build 77:
Design cordic, start of the top module:
module cordic (
    input clk,
    input rst_n,
    input start,
    input [15:0] angle,
    output reg [15:0] cos,
    output reg [15:0] sin
);
    reg [15:0] sampled_angle;
    reg [15:0] inner_angle;
    reg working;
    reg [3:0] state;
    wire [15:0] ei_radian;
    wire [15:0] tanei;
    wire [15:0] new_inner_angle;
    wire [15:0] new_sin;
    wire [15:0] new_cos;
    wire neg;
    always@(posedge clk or negedge rst_n) begin
        if (!rst_n == 1'b1) begin
            sampled_angle <= 16'b0;
        end
        else begin
            if (start == 1'b1) begin
                sampled_angle <= angle;
            end
            else begin
                sampled_angle <= sampled_angle;
            end
        end
    end
    always@(posedge clk or negedge rst_n) begin
        if (!rst_n == 1'b1) begin
            inner_angle <= 16'b0;
        end
        else begin
            if (start == 1'b1) begin
                inner_angle <= 16'b0;
            end
            else begin
                inner_angle <= new_inner_angle;
            end
        end
    end
    always@(posedge clk or negedge rst_n) begin
        if (!rst_n == 1'b1) begin
            working <= 1'b0;
        end
        else begin
            if (start == 1'b1) begin
                working <= 1'b1;
            end
            else begin
                if (state == 4'b1111) begin
                    working <= 1'b0;
                end
                else begin
                    working <= working;
                end
            end
        end
    end
    always@(posedge clk or negedge rst_n) begin
        if (!rst_n == 1'b1) begin
            state <= 4'b0;
        end
        else begin
            if (start == 1'b1) begin
                state <= 4'b0;
            end
            else begin
                if (working == 1'b0) begin
                    state <= 4'b0;
                end
                else begin
                    state <= state + 1;
  ...
Settings: LEC_CHECK=0, ABC_AREA=1, CAP_MARGIN=40, CELL_PAD_IN_SITES_DETAIL_PLACEMENT=0, CORE_ASPECT_RATIO=0.94, CORE_MARGIN=2, CORE_UTILIZATION=72, CTS_CLUSTER_DIAMETER=197, CTS_CLUSTER_SIZE=72, GPL_ROUTABILITY_DRIVEN=0, MAX_ROUTING_LAYER=met4, MIN_ROUTING_LAYER=met1, PLACE_DENSITY_LB_ADDON=0.01, SETUP_SLACK_MARGIN=-0.93, SLEW_MARGIN=25; clock period 12.3 ns.
run.sh (not shown) runs the stock make flow with config.mk's settings and CLKGATE_MAP_FILE=.
Every stage of build 77 finished as expected; the final checks, on the other hand, flagged negative setup slack, which means the layout fails.
Edits applied to the flow inputs when going from build 77 to build 94:
- CORE_ASPECT_RATIO removed (was 0.94)
- SETUP_SLACK_MARGIN removed (was -0.93)
- CORE_UTILIZATION changed from 72 to 40
- ABC_AREA removed (was 1)
- SLEW_MARGIN changed from 25 to 20
- GPL_TIMING_DRIVEN newly set to 0
- CAP_MARGIN changed from 40 to 20
- CTS_CLUSTER_SIZE removed (was 72)
- CTS_CLUSTER_DIAMETER removed (was 197)
- MIN_ROUTING_LAYER removed (was met1)
- PLACE_DENSITY_LB_ADDON removed (was 0.01)
- CELL_PAD_IN_SITES_DETAIL_PLACEMENT removed (was 0)
- the clock period (ns, I/O delays scaled along) changed from 12.3 to 16.0
- Looking at build 77 and build 94, the clock latency reported for the late side of the worst-skew pair is a wash.
- Build 94 did not stop at any stage, and its layout met the timing, design-rule and antenna checks.
- In the tables for build 77 and build 94, share of the clock period used by the worst path reads higher with build 77.
- Detail-routed net length per standard cell: build 94 higher than build 77
What build 52 does differently from build 94 at the input level:
- putting CTS_CLUSTER_DIAMETER at 331 where nothing was set
- clearing MAX_ROUTING_LAYER, which used to be met4
- putting CTS_CLUSTER_SIZE at 99 where nothing was set
- putting ABC_AREA at 1 where nothing was set
- clearing GPL_ROUTABILITY_DRIVEN, which used to be 0
- putting TNS_END_PERCENT at 5 where nothing was set
- clearing GPL_TIMING_DRIVEN, which used to be 0
- putting CORE_ASPECT_RATIO at 2.0 where nothing was set
## What came out
Reported for build 94 and build 52, setup-violating endpoint count in the final report turned out identical to the last digit.
Having completed the whole flow, build 52 delivered a layout that passed the timing, design-rule and antenna checks.
Summary of build 52 over build 94: final design instance area without fill lower; data required time of the critical path went down; fraction of power spent switching nets now larger; via count shows a reduction of 799; worst path buffer plus inverter count lost 1.
Compared with build 94, in build 52 total number of cells along the worst setup path up about 2.2%; smallest setup slack after layout up 0.33 ns; minimum setup slack among reg-to-reg paths up 0.33 ns; width of the die down about 30%.
The inputs of build 66 differ from those of build 52 as listed below.
- an added SETUP_SLACK_MARGIN of 1.09
- a deleted TNS_END_PERCENT that had been 5
- an added MIN_ROUTING_LAYER of met2
- an added GPL_TIMING_DRIVEN of 0
- a change of CORE_ASPECT_RATIO from 2.0 to 1.45
- a deleted CTS_CLUSTER_DIAMETER that had been 331
- an added HOLD_SLACK_MARGIN of 0.11
- a deleted CTS_CLUSTER_SIZE that had been 99
- an added GPL_ROUTABILITY_DRIVEN of 0
- an added MAX_ROUTING_LAYER of met5
- a deleted ABC_AREA that had been 1
- a change of CAP_MARGIN from 20 to 30
- Final-layout clock buffer total up 1 in build 66 wrt build 52
- Compared to build 52, build 66 has first-pass GRT wire length about 20% higher.
- Between build 52 and build 66, the flow reports cell-internal power increasing by more than 10%.
- Met2 capacity usage during global routing: build 66 > build 52
- On build 66: initial antenna violation count is 1 higher than what build 52 gave.
- [compare] base=build 52 new=build 66: setup slack now larger; clock period minus final worst setup slack shrank by 0.19 ns.
- Build 66 ended with more total wire length than build 52.
- Of build 66 and build 52, it is build 66 that has the lower portion of the clock cycle consumed by the worst path in the final layout.
- Between build 52 and build 66, power attributed to sequential cells increased.
Power and IR drop assume default switching activity.
